== build 35 ==
// battle_ship
module battle_ship(
      input wire clk,			 
      input wire clr,
      input wire btnU,
      input wire btnD,
      input wire btnR,
      input wire btnL,
      input wire sel,
	    input sw,
      output wire [2:0] red,	 
      output wire [2:0] green,   
      output wire [1:0] blue,	     
      output wire [3:0] an,
      output wire [7:0] seg,
      output wire hsync,		 
      output wire vsync			 
	);
==> flow/config.mk <==
export PLATFORM = sky130hd
export DESIGN_NAME = battle_ship
export DESIGN_NICKNAME = battle_ship
export VERILOG_FILES = /design/flow/design.v
export SDC_FILE = /design/flow/constraint.sdc
export NUM_CORES = 4
export LEC_CHECK = 0
export ABC_AREA = 0
export CAP_MARGIN = 25
export CORE_ASPECT_RATIO = 1.85
export CORE_MARGIN = 2
export CORE_UTILIZATION = 25
export CTS_CLUSTER_SIZE = 58
export GPL_ROUTABILITY_DRIVEN = 0
export GPL_TIMING_DRIVEN = 1
export PLACE_DENSITY_LB_ADDON = 0.3
export SLEW_MARGIN = 20
export TNS_END_PERCENT = 70
==> flow/constraint.sdc <==
create_clock -name core_clock -period 4.84 [get_ports {clk}]
set_input_delay 0.9680 -clock core_clock [delete_from_list [all_inputs] [get_ports {clk}]]
set_output_delay 0.9680 -clock core_clock [all_outputs]
set_load 0.01 [all_outputs]
run.sh (not shown) runs the stock make flow with config.mk's settings and CLKGATE_MAP_FILE=.
Build 35: flow completed, timing, DRC and antenna clean
--- input diff build 35..build 77 ---
- CTS_CLUSTER_SIZE: 58 -> unset
- CAP_MARGIN: 25 -> 20
- GPL_ROUTABILITY_DRIVEN: 0 -> unset
- CORE_ASPECT_RATIO: 1.85 -> unset
- ABC_AREA: 0 -> unset
- PLACE_DENSITY_LB_ADDON: 0.3 -> unset
- CORE_UTILIZATION: 25 -> 59
- GPL_TIMING_DRIVEN: 1 -> unset
- TNS_END_PERCENT: 70 -> unset
- the clock period (ns, I/O delays scaled along): 4.84 -> 5.4
[summary]
- No stage failed in build 77, and the final checks on the layout all came back clean.
- On global-route met1 utilization: build 77 sits above build 35.
- Relative to build 35, build 77 improves cell area.
- Relative to build 35, the combinational power measured on build 77 has decreased by more than 10%.
- In build 77, the clock edge transition at the registers on the reported setup and hold paths came out 20 ps below the value in build 35.
- Hold slack essentially unchanged between build 35 and build 77.
- The all-layer global routing usage reported for build 77 is greater than that of build 35 by 18 points.
- Diff build 35 -> build 77: final critical-path required period decreased by 150 ps relative to the old numbers, cell count along the critical path went up, final cell count fell by 418, setup slack now sits higher.
- For total wirelength of the detailed-routed design, dividing the value from build 77 by the value from build 35 gives 0.811.
--- input diff build 77..build 53 ---
- changing CORE_UTILIZATION from 59 to 33
- changing the clock period (ns, I/O delays scaled along) from 5.4 to 13.4
Findings:
Of the two values seen for type of the worst setup path, register to register was produced by build 77 and primary input to register by build 53.
Total power draw: build 77 and build 53 compared, lower one is build 53
Comparing proportion of power drawn by the clock network for build 77 and build 53, the smaller number came from build 77.
The final cell count in build 77 is 0.909 times that in build 53.
A uppermost signal routing layer after detailed routing of met4 is what build 77 shows, while met5 belongs to build 53.
diff inputs: build 53 => build 85
- an added TNS_END_PERCENT of 15
- a change of CORE_UTILIZATION from 33 to 72
- an added ABC_AREA of 1
### Flow results
- What build 53 reported for via count of the first global-routing pass has to be multiplied by 1.05 to get the figure for build 85.
- Build 85 against build 53; ratio of routed vias to standard cells is up slightly.
- For the share of total power in the clock network, build 85 came in 2.1 points lower than build 53 did.
- Build 53 ended up with cguesses.guess[9]$_SDFF_PP0_ as its worst setup path endpoint; build 85 ended up with confirm_select.pships[26]$_SDFFE_PP0P_.
- Build 85 | stages: all done | timing, DRC, antenna: all pass
- Taking build 53 as the reference, in build 85 switching power decreased by 18 µW relative to the old numbers; combinational share of cell area lower; hold slack held steady; proportion of power drawn by flip-flops and latches went up 2.2 points.
> inputs changed (build 85 -> build 48)
- PLACE_DENSITY_LB_ADDON newly set to 0.08
- CORE_UTILIZATION changed from 72 to 64
- the clock period (ns, I/O delays scaled along) changed from 13.4 to 7.0
### Flow results
- Logic share of the area sits lower in build 48 than in build 85.
- In build 48, the global-route usage came out 7.7 points below the value in build 85.
- The total cell area at the placement stage of build 48 and that of build 85 are within noise of each other.
- Sequential share of layout area in build 48 vs build 85: down 0.28 points
- The higher final critical-path share of the clock period of build 48 and build 85 is in build 48.
- Internal portion of total power delta for build 48 relative to build 85: 1.2 mW higher
- Transition time at the pin with the least slew margin: build 48 vs build 85 down 42 ps
- As of build 48, floorplan row count had risen by a few percent compared to build 85.
- Build 48 improves on build 85 in worst hold slack across all endpoints.
- Reg-to-reg setup timing slack on build 48 is behind build 85.
- Average wire length per cell after detail routing shrinks by a little under 10% when moving from build 85 to build 48.
#### Input delta (build 75 over build 48)
- a deleted TNS_END_PERCENT that had been 15
- a deleted PLACE_DENSITY_LB_ADDON that had been 0.08
- a change of CORE_UTILIZATION from 64 to 40
- a deleted ABC_AREA that had been 1
- a change of the clock period (ns, I/O delays scaled along) from 7.0 to 10.0
==> results <==
- Re die size: build 75 is about 60% up on build 48.
- Compared with build 48, in build 75 proportion of power drawn by combinational gates now sits higher, sequential share of layout area has remained practically unchanged, final core utilization lost 27 points.


run A:
Starting RTL as in the previous note.
## battle_ship
module battle_ship(
      input wire clk,			 
      input wire clr,
      input wire btnU,
      input wire btnD,
      input wire btnR,
      input wire btnL,
      input wire sel,
	    input sw,
      output wire [2:0] red,	 
      output wire [2:0] green,   
      output wire [1:0] blue,	     
      output wire [3:0] an,
      output wire [7:0] seg,
      output wire hsync,		 
      output wire vsync			 
	);
	wire clock_4Hz = clk;
	wire clock_25Mhz = clk;
	wire turn;
	wire phase;
  wire finish;
	wire [27: 0] pships;
	wire [27: 0] cships;
  wire [27: 0] c_curr_guess;
  wire [27: 0] p_curr_guess;
	assign cships = 28'b1000000100010000000000010000;
	wire db_btnR;
	wire db_btnL;
	wire db_btnU;
	wire db_btnD;
	wire db_btnSel;
	wire db_btnRst;
	debouncer db_r(
    .clk (clock_4Hz),
		.rst (clr),
    .btn_in (btnR),
    .btn_out (db_btnR)
	);
	debouncer db_l(
		.clk (clock_4Hz),
		.rst (clr),
		.btn_in (btnL),
		.btn_out (db_btnL)
	);
	debouncer db_u(
		.clk (clock_4Hz),
		.rst (clr),
		.btn_in (btnU),
		.btn_out (db_btnU)
	);
	debouncer db_d(
		.clk (clock_4Hz),
		.rst (clr),
		.btn_in (btnD),
		.btn_out (db_btnD)
	);
	debouncer db_sel(
		.clk (clock_4Hz),
		.rst (clr),
		.btn_in (sel),
		.btn_out (db_btnSel)
	);
	assign db_btnRst = clr;
	wire [27:0] cguess;
	wire [27:0] pguess;
	vga640x480 myDisplay(
		.clk(clock_25Mhz),
		.rst(clr),
		.phase(phase),
    .finish (finish),
		.cships(cships),
		.pships(pships),
		.hsync(hsync),
		.vsync(vsync),
		.cguess(cguess),
		.pguess(pguess),
		.red(red),
		.green(green),
		.blue(blue)
	);
	select_phase confirm_select(
		.clk (clock_4Hz),
		.rst (clr),
		.sel (db_btnSel),
		.seg (seg),
		.an (an),
		.phase (phase),
		.pships (pships)
	);
	select mySelections(
		.clk (clock_4Hz),
		.rst (db_btnRst),     	 
		.phase (phase),   		 
		.sel  (db_btnSel),     	 
		.btnU (db_btnU),
		.btnR (db_btnR),
		.btnL (db_btnL),
		.btnD (db_btnD),
  ...
clock: 3.24 ns
lec_check: 0
cap_margin: 20
core_margin: 2
core_utilization: 68
cts_cluster_diameter: 30
slew_margin: 20
Run A terminated abnormally: 5_1_grt reported GRT-0116.
Here is what was changed in the inputs of run B compared with run A.
- CTS_CLUSTER_DIAMETER: 30 -> unset
- CORE_UTILIZATION: 68 -> 27
- the clock period (ns, I/O delays scaled along): 3.24 -> 4.75
[summary]
Run B ends up with a initial cell density of the core that is 42 points lower than in run A.
Run B reached the end of the flow, and the finished layout is clean on the timing, design-rule and antenna checks.
Compare run B and run A | site row count lower: run A
Going from run A to run B, total cell area at the placement stage saw a decrease; die size climbed 150%.


## run 1
Starting RTL as in the previous note.
make LEC_CHECK=0 ABC_AREA=1 CAP_MARGIN=20 CORE_MARGIN=2 CORE_UTILIZATION=72 CTS_CLUSTER_DIAMETER=381 CTS_CLUSTER_SIZE=20 PLACE_DENSITY=0.79 SETUP_SLACK_MARGIN=0.35 SLEW_MARGIN=20 finish   # period 3.97 ns
Run 1: aborted in clock tree synthesis (4_1_cts) (tool error)
> inputs changed (run 1 -> run 2)
-- flow/config.mk --
<<< run 1, line 12
export CTS_CLUSTER_DIAMETER = 381
export CTS_CLUSTER_SIZE = 20
export PLACE_DENSITY = 0.79
export SETUP_SLACK_MARGIN = 0.35
>>> run 2, line 12
==> flow/constraint.sdc <==
create_clock -name core_clock -period 4.46 [get_ports {clk}]
set_input_delay 0.8920 -clock core_clock [delete_from_list [all_inputs] [get_ports {clk}]]
set_output_delay 0.8920 -clock core_clock [all_outputs]
set_load 0.01 [all_outputs]
Notes after the runs:
global routing (5_1_grt): run 2 exited with error. Run 2 against run 1: area of the chip closely matched the old numbers, half-perimeter wire length after detailed placement decreased by 14% relative to the old numbers, worst setup timing slack at the placement stage increased by 0.57 ns relative to the old numbers.
[inputs] run 3 vs run 2
-- flow/config.mk --
<<< run 2, line 8
export ABC_AREA = 1
>>> run 3, line 8
<<< run 2, line 11
export CORE_UTILIZATION = 72
>>> run 3, line 10
export CORE_UTILIZATION = 66
==> flow/constraint.sdc <==
create_clock -name core_clock -period 3.43 [get_ports {clk}]
set_input_delay 0.6860 -clock core_clock [delete_from_list [all_inputs] [get_ports {clk}]]
set_output_delay 0.6860 -clock core_clock [all_outputs]
set_load 0.01 [all_outputs]
[summary]
In run 3, the cell count after synthesis came out 343 below the value in run 2.
Between run 2 and run 3, the synthesized-area fraction occupied by adder cells does not differ in any meaningful way.
Yosys-reported design area after synthesis delta (run 3 -> run 2): insignificant
In the summary table, run 2 is marked failed, with error GRT-0232 raised in global routing (5_1_grt).
Nothing crashed in run 3 and all stages finished; the problem is that the final layout failed, the offending checks being setup timing.


battle_ship again, from the RTL that the note above started with.
clock: 3.85 ns
lec_check: 0
cap_margin: 20
cell_pad_in_sites_global_placement: 0
core_aspect_ratio: 1.12
core_margin: 2
core_utilization: 70
cts_cluster_diameter: 29
cts_cluster_size: 23
place_density_lb_addon: 0.14
setup_slack_margin: 1.14
slew_margin: 20
tns_end_percent: 85
The starting point never finished: it broke off in 5_1_grt.
Then changed:
CELL_PAD_IN_SITES_GLOBAL_PLACEMENT = default   (was 0)
CORE_ASPECT_RATIO = default   (was 1.12)
CTS_CLUSTER_DIAMETER = default   (was 29)
CTS_CLUSTER_SIZE = 32   (was 23)
PLACE_DENSITY_LB_ADDON = default   (was 0.14)
SETUP_SLACK_MARGIN = default   (was 1.14)
TNS_END_PERCENT = default   (was 85)
clock period = 8.68 ns   (was 3.85 ns; I/O delays follow)
Effect:
- This time the run finished clean
- synthesized cell count does not change
- synthesized area does not change
- die size stays flat


Starting RTL as in the previous note.
make LEC_CHECK=0 ABC_AREA=1 CAP_MARGIN=20 CORE_MARGIN=2 CORE_UTILIZATION=72 CTS_CLUSTER_DIAMETER=232 CTS_CLUSTER_SIZE=20 PLACE_DENSITY=0.79 SETUP_SLACK_MARGIN=0.35 SLEW_MARGIN=20 finish   # period 3.97 ns
The first run aborted during clock tree synthesis (4_1_cts) on DPL-0033.
Then changed:
ABC_AREA = not set   (was 1)
CTS_CLUSTER_DIAMETER = not set   (was 232)
CTS_CLUSTER_SIZE = not set   (was 20)
PLACE_DENSITY = not set   (was 0.79)
PLACE_DENSITY_LB_ADDON = 0.25   (was not set)
SETUP_SLACK_MARGIN = not set   (was 0.35)
clock period = 3.9 ns   (was 3.97 ns; I/O delays follow)
What happened: With this change the flow ran to the end with violations: negative setup slack; area after synthesis barely changes; die area barely changes; synthesized cell count goes down by about a fifth.
Then changed:
CORE_UTILIZATION = 56   (was 72)
PLACE_DENSITY_LB_ADDON = not set   (was 0.25)
clock period = 5.21 ns   (was 3.9 ns; I/O delays follow)
With this change the flow ran to the end with no violations. Final area shrinks by 4.9%. Cell count fell by 1.2%. Via count decreases by 14%. Wire length came out lower by 17%. Power decreases by 29%. Synthesized area stays the same. Flip-flop count is unchanged. Non-clock buffer count falls by 92. Setup slack improves by 1000 ps. Die size went up by 28%.
Then changed:
CORE_UTILIZATION = 54   (was 56)
CTS_CLUSTER_SIZE = 61   (was not set)
clock period = 5.4 ns   (was 5.21 ns; I/O delays follow)
=>
- The changed run completed without violations
- via count barely changes
- hold slack is better by 18 ps
- combinational power drops by about 3%
- die area grows by about 3.6%
- design area falls by 0.83%
- wire length is higher by about 2%
- synthesized cell count is unchanged
- global-route usage falls by 0.18 points
- sequential share of layout area rose by 0.26 points
- synthesized area does not change


Starting RTL as in the previous note.
Settings: LEC_CHECK=0, ABC_AREA=1, CAP_MARGIN=20, CORE_MARGIN=2, CORE_UTILIZATION=64, SLEW_MARGIN=20, TNS_END_PERCENT=10; clock period 3.78 ns.
The first run completed and failed the layout checks on negative setup slack.
Next try:
Settings changed: ABC_AREA 1 to default, CORE_UTILIZATION 64 to 40, TNS_END_PERCENT 10 to default.
Clock period 3.78 ns to 4.75 ns, I/O delays scaled along.
=> The new run ran to the end with no violations; power drops by 24%; design area drops by 18%; die size climbs by 58%; worst hold slack is worse by 0.016 ns; wire length drops by 2.6%; area after synthesis stays flat; maximum frequency climbs by 18%; global-route usage drops by 17 points; first-iteration DRC count drops by 39%.
Next try:
Settings changed: ABC_AREA from default to 1, CORE_UTILIZATION 40 to 72.
Clock period 4.75 ns to 6.63 ns, I/O delays scaled along.
The new run went through all stages and came out clean.
Hold slack loses 0.0060 ns.
Routed wire length goes down by about a fifth.
Maximum frequency goes down by a quarter to a third.
Non-clock buffer count goes down by 36.
Next try:
Settings changed: CTS_CLUSTER_SIZE from default to 100, TNS_END_PERCENT from default to 10.
Clock period 6.63 ns to 5.25 ns, I/O delays scaled along.
Outcome:
- Now the flow completed and failed the layout checks on negative setup slack
- first-iteration DRC count rose by 35%
- via count rose by 7.1%
- design area rose by 4.5%
- sequential share of layout area fell by 1.0 points
- hold slack gains 0.021 ns
- core utilization rose by 3.6 points
- register-to-register slack loses 1.0 ns
- die size stays the same
Next try:
Settings changed: CORE_ASPECT_RATIO from default to 0.5, CTS_CLUSTER_DIAMETER from default to 296.
Clock period 5.25 ns to 3.11 ns, I/O delays scaled along.
With this change the flow died in detailed placement; die size went up slightly; area after synthesis stays the same; synthesized cell count is unchanged.
Next try:
Settings changed: ABC_AREA 1 to default, CORE_ASPECT_RATIO 0.5 to default, CTS_CLUSTER_DIAMETER 296 to default, CTS_CLUSTER_SIZE 100 to default, SETUP_SLACK_MARGIN from default to -0.22, TNS_END_PERCENT 10 to default.
Clock period 3.11 ns to 3.58 ns, I/O delays scaled along.
- This time the run completed and failed the layout checks on negative setup slack
- area after synthesis is about the same
- die area hardly moves
- synthesized cell count falls by about 16%


== zinc ==
Starting RTL as in the previous note.
clock: 10.0 ns
lec_check: 0
abc_area: 1
cap_margin: 35
core_margin: 2
core_utilization: 40
cts_cluster_size: 88
gpl_timing_driven: 0
place_density_lb_addon: 0.3
slew_margin: 20
zinc reached the end of the flow, and the finished layout is clean on the timing, design-rule and antenna checks.
Changes in lagoon relative to zinc:
# zinc
export LEC_CHECK = 0
export ABC_AREA = 1
export CAP_MARGIN = 35
export CORE_MARGIN = 2
export CORE_UTILIZATION = 40
export CTS_CLUSTER_SIZE = 88
export GPL_TIMING_DRIVEN = 0
export PLACE_DENSITY_LB_ADDON = 0.3
export SLEW_MARGIN = 20
create_clock -name core_clock -period 10.0 [get_ports {clk}]
# lagoon
export LEC_CHECK = 0
export CAP_MARGIN = 0
export CELL_PAD_IN_SITES_DETAIL_PLACEMENT = 1
export CORE_ASPECT_RATIO = 0.64
export CORE_MARGIN = 10
export CORE_UTILIZATION = 19
export CTS_CLUSTER_SIZE = 91
export GPL_ROUTABILITY_DRIVEN = 0
export MAX_ROUTING_LAYER = met5
export SLEW_MARGIN = 20
export TNS_END_PERCENT = 75
create_clock -name core_clock -period 10.0 [get_ports {clk}]
--- outcome ---
Re global-route wire length before repair: lagoon is about 17% up on zinc. Compared with zinc, lagoon shows final cell area excluding filler cells that has gone down slightly. Any difference in switching power between zinc and lagoon is small enough to ignore. Diff zinc -> lagoon: power in combinational cells grew by 11%; synthesized cell area held steady. In lagoon, the die height came out about 24% above the value in zinc. For zinc, the cell at the slowest stage of the critical path was nor2_1, unlike lagoon, where it was dfxtp_1.
[inputs] indigo vs lagoon
# lagoon
export LEC_CHECK = 0
export CAP_MARGIN = 0
export CELL_PAD_IN_SITES_DETAIL_PLACEMENT = 1
export CORE_ASPECT_RATIO = 0.64
export CORE_MARGIN = 10
export CORE_UTILIZATION = 19
export CTS_CLUSTER_SIZE = 91
export GPL_ROUTABILITY_DRIVEN = 0
export MAX_ROUTING_LAYER = met5
export SLEW_MARGIN = 20
export TNS_END_PERCENT = 75
create_clock -name core_clock -period 10.0 [get_ports {clk}]
# indigo
export LEC_CHECK = 0
export CAP_MARGIN = 0
export CELL_PAD_IN_SITES_DETAIL_PLACEMENT = 1
export CELL_PAD_IN_SITES_GLOBAL_PLACEMENT = 0
export CORE_ASPECT_RATIO = 0.64
export CORE_MARGIN = 10
export CORE_UTILIZATION = 51
export CTS_CLUSTER_SIZE = 91
export GPL_ROUTABILITY_DRIVEN = 0
export MAX_ROUTING_LAYER = met5
export PLACE_DENSITY_LB_ADDON = 0.18
export SETUP_SLACK_MARGIN = 1.14
export SLEW_MARGIN = 20
export TNS_END_PERCENT = 75
create_clock -name core_clock -period 3.8 [get_ports {clk}]
==> comparison <==
Die size: indigo is under lagoon. Changes observed in indigo relative to lagoon: height of the chip shows a reduction of about 36%; synthesized cell count has remained practically unchanged; die width fell by 130 microns. Status | indigo and lagoon | clean except indigo.
Modified inputs, raven compared to indigo
# indigo
export LEC_CHECK = 0
export CAP_MARGIN = 0
export CELL_PAD_IN_SITES_DETAIL_PLACEMENT = 1
export CELL_PAD_IN_SITES_GLOBAL_PLACEMENT = 0
export CORE_ASPECT_RATIO = 0.64
export CORE_MARGIN = 10
export CORE_UTILIZATION = 51
export CTS_CLUSTER_SIZE = 91
export GPL_ROUTABILITY_DRIVEN = 0
export MAX_ROUTING_LAYER = met5
export PLACE_DENSITY_LB_ADDON = 0.18
export SETUP_SLACK_MARGIN = 1.14
export SLEW_MARGIN = 20
export TNS_END_PERCENT = 75
create_clock -name core_clock -period 3.8 [get_ports {clk}]
# raven
export LEC_CHECK = 0
export CAP_MARGIN = 0
export CELL_PAD_IN_SITES_DETAIL_PLACEMENT = 1
export CELL_PAD_IN_SITES_GLOBAL_PLACEMENT = 2
export CORE_ASPECT_RATIO = 0.64
export CORE_MARGIN = 10
export CORE_UTILIZATION = 51
export CTS_CLUSTER_SIZE = 91
export GPL_ROUTABILITY_DRIVEN = 0
export MAX_ROUTING_LAYER = met4
export SLEW_MARGIN = 20
export TNS_END_PERCENT = 75
create_clock -name core_clock -period 10.0 [get_ports {clk}]
- raven finished end to end and its layout was clean on timing, DRC and antenna.
- Number of enable-type register cells in the synthesized netlist: indigo vs raven identical
- raven: worst setup timing slack at the placement stage is 5.46 ns higher than what indigo reported.
- From raven to indigo, area of the chip did not move at all.
- Summary — number of instances in the placed design, raven relative to indigo: lower, by about 3.6%.
- Compared with indigo, raven shows a post-DP HPWL that is 2.0% lower.
- Compare indigo and raven | buffer count from post-CTS setup fixing higher: indigo
- Per the comparison of raven with indigo, xor and xnor area share after synthesis held, number of I/O port buffers flat, and-or/or-and share of the synthesized area held.
Changes in onyx relative to raven:
# raven
export LEC_CHECK = 0
export CAP_MARGIN = 0
export CELL_PAD_IN_SITES_DETAIL_PLACEMENT = 1
export CELL_PAD_IN_SITES_GLOBAL_PLACEMENT = 2
export CORE_ASPECT_RATIO = 0.64
export CORE_MARGIN = 10
export CORE_UTILIZATION = 51
export CTS_CLUSTER_SIZE = 91
export GPL_ROUTABILITY_DRIVEN = 0
export MAX_ROUTING_LAYER = met4
export SLEW_MARGIN = 20
export TNS_END_PERCENT = 75
create_clock -name core_clock -period 10.0 [get_ports {clk}]
# onyx
export LEC_CHECK = 0
export ABC_AREA = 1
export CAP_MARGIN = 35
export CORE_ASPECT_RATIO = 1.54
export CORE_MARGIN = 2
export CORE_UTILIZATION = 40
export CTS_CLUSTER_SIZE = 88
export GPL_ROUTABILITY_DRIVEN = 0
export GPL_TIMING_DRIVEN = 0
export PLACE_DENSITY_LB_ADDON = 0.3
export SLEW_MARGIN = 20
export TNS_END_PERCENT = 70
create_clock -name core_clock -period 10.0 [get_ports {clk}]
Results
Both conditions hold for onyx: the flow ran to the end and the final layout passed the timing, design-rule and antenna checks. What onyx reported for count of mapped cells out of synthesis has to be multiplied by 0.843 to get the figure for raven. Number of logic gates grows slightly when moving from raven to onyx. Area reported by Yosys stat delta (onyx -> raven): insignificant. Diff raven -> onyx | final standard cell utilization of the core | decrease of 11 points. The run showing the smaller number of antenna diodes is onyx. Compared with raven, onyx shows a lower global-route met1 utilization. Capturing element of the worst setup path = confirm_select.pships[27]: raven; capturing element of the worst setup path = confirm_select.pships[26]: onyx. Diff onyx and raven: power spent charging and discharging nets higher in raven. raven → onyx: met1 wire length shows a reduction of 8800 microns; portion of total power attributed to combinational logic decreased 1.4 points; cell count has increased; number of buffers other than clock buffers in the final layout picked up an extra 33.
Power figures rest on the tool's default switching activity, not on a simulated workload.
